job 101:
## catTrap
module catTrap(Clk, Reset, Down_b, hCount, vCount, rgb, bright, Block_col, Block_row);
==> flow/config.mk <==
export PLATFORM = sky130hd
export DESIGN_NAME = catTrap
export DESIGN_NICKNAME = catTrap
export VERILOG_FILES = /design/flow/design.v
export SDC_FILE = /design/flow/constraint.sdc
export NUM_CORES = 4
export LEC_CHECK = 0
export ABC_AREA = 1
export CAP_MARGIN = 20
export CORE_MARGIN = 2
export CORE_UTILIZATION = 72
export CTS_CLUSTER_SIZE = 72
export MAX_ROUTING_LAYER = met4
export PLACE_DENSITY_LB_ADDON = 0.01
export SETUP_SLACK_MARGIN = 0.71
export SLEW_MARGIN = 20
==> flow/constraint.sdc <==
create_clock -name core_clock -period 5.18 [get_ports {Clk}]
set_input_delay 1.0360 -clock core_clock [delete_from_list [all_inputs] [get_ports {Clk}]]
set_output_delay 1.0360 -clock core_clock [all_outputs]
set_load 0.01 [all_outputs]
run.sh (not shown) runs the stock make flow with config.mk's settings and CLKGATE_MAP_FILE=.
The log for job 101 ends in 4_1_cts with error DPL-0038, so the run never completed.
What job 102 does differently from job 101 at the input level:
==> flow/config.mk <==
export PLATFORM = sky130hd
export DESIGN_NAME = catTrap
export DESIGN_NICKNAME = catTrap
export VERILOG_FILES = /design/flow/design.v
export SDC_FILE = /design/flow/constraint.sdc
export NUM_CORES = 4
export LEC_CHECK = 0
export CAP_MARGIN = 20
export CORE_MARGIN = 2
export CORE_UTILIZATION = 28
export SLEW_MARGIN = 20
==> flow/constraint.sdc <==
create_clock -name core_clock -period 9.63 [get_ports {Clk}]
set_input_delay 1.9260 -clock core_clock [delete_from_list [all_inputs] [get_ports {Clk}]]
set_output_delay 1.9260 -clock core_clock [all_outputs]
set_load 0.01 [all_outputs]
==> results <==
- Job 102 reached the end of the flow, and the finished layout is clean on the timing, DRC and antenna checks.
- Going from job 101 to job 102, the synthesized cell count was found to have gone down by 728.
- Job 102 vs. job 101: and-or/or-and share of the synthesized area rose by 14 points, weighted congestion at the end of routability-driven global placement fell by 21%, die span in x rose by 55%, die outline area rose by about 140%.
- Changes observed in job 102 relative to job 101: average cell area after synthesis up about 23%, simple logic cell fraction of the synthesized area fell 10 points.
- As far as number of synthesized register bits goes, job 101 and job 102 are indistinguishable; the numbers are identical.
- Share of cell area taken by muxes after synthesis up 1.2 points in job 102 wrt job 101
[inputs] job 103 vs job 102
--- a/flow/config.mk
+++ b/flow/config.mk
@@ -9,3 +9,4 @@
 export CORE_MARGIN = 2
-export CORE_UTILIZATION = 28
+export CORE_UTILIZATION = 51
+export CTS_CLUSTER_SIZE = 99
 export SLEW_MARGIN = 20
==> flow/constraint.sdc <==
create_clock -name core_clock -period 7.01 [get_ports {Clk}]
set_input_delay 1.4020 -clock core_clock [delete_from_list [all_inputs] [get_ports {Clk}]]
set_output_delay 1.4020 -clock core_clock [all_outputs]
set_load 0.01 [all_outputs]
Results
Job 103 -> job 102: post-cts hold buffer count delta 0, exact match
Via count in job 103 vs job 102: up 3,218
Job 103 does worse than job 102 on minimum setup slack in the final design.
Job 103 ended with more via count normalized by instance count than job 102.
Relative slew slack (higher): job 103
STATUS run=job 103 STAGES=ALL_DONE FINAL_CHECKS=FAILED CAUSE=negative setup slack
Job 103: total routing usage reported by global routing 27 points above job 102
Comparing combinational power for job 103 and job 102, the bigger number came from job 103.
The following lists how job 104 was set up differently from job 103:
--- a/flow/config.mk
+++ b/flow/config.mk
@@ -7,6 +7,7 @@
 export LEC_CHECK = 0
+export ABC_AREA = 1
 export CAP_MARGIN = 20
 export CORE_MARGIN = 2
-export CORE_UTILIZATION = 51
-export CTS_CLUSTER_SIZE = 99
+export CORE_UTILIZATION = 72
 export SLEW_MARGIN = 20
+export TNS_END_PERCENT = 100
==> flow/constraint.sdc <==
create_clock -name core_clock -period 6.2 [get_ports {Clk}]
set_input_delay 1.2400 -clock core_clock [delete_from_list [all_inputs] [get_ports {Clk}]]
set_output_delay 1.2400 -clock core_clock [all_outputs]
set_load 0.01 [all_outputs]
[summary]
- The core area of job 104 is lower than that of job 103.
- Job 104 against job 103; chip area in the Yosys report is up by a few percent.
- When job 104 is set beside job 103, its arithmetic-cell share of the synthesized area counting full adders, half adders and majority gates turns out to be 0.32 points smaller.
- Area of the mapped netlist went up by a few percent going from job 103 to job 104.
- Job 104: aborted in 4_1_cts (tool error)
- Comparing job 103 and job 104, the lower cell count after placement is on job 103.
Input-level comparison between job 105 and job 104:
--- a/flow/config.mk
+++ b/flow/config.mk
@@ -11,3 +11,5 @@
 export CORE_UTILIZATION = 72
+export CTS_CLUSTER_SIZE = 79
+export PLACE_DENSITY_LB_ADDON = 0.01
+export SETUP_SLACK_MARGIN = 0.77
 export SLEW_MARGIN = 20
-export TNS_END_PERCENT = 100
==> flow/constraint.sdc <==
create_clock -name core_clock -period 5.18 [get_ports {Clk}]
set_input_delay 1.0360 -clock core_clock [delete_from_list [all_inputs] [get_ports {Clk}]]
set_output_delay 1.0360 -clock core_clock [all_outputs]
set_load 0.01 [all_outputs]
--- outcome ---
Looking at pre-CTS worst setup slack, job 105 sits 1.00 ns below job 104. Going from job 104 to job 105, chip area line of the yosys report flat, final weighted congestion in routability-driven placement down 0.052, half-perimeter wire length after detailed placement up about 15%, fraction of registers with async set or reset after synthesis flat, initial standard-cell utilization of the core flat. Cell area after placement grows by a few percent when moving from job 104 to job 105. Job 105 did not make it past 4_1_cts, where a tool error ended it. Re synthesized area: no difference whatsoever between job 104 and job 105. On number of placement rows, job 105 and job 104 are neck and neck.
Power is estimated from default activity; no workload was simulated.
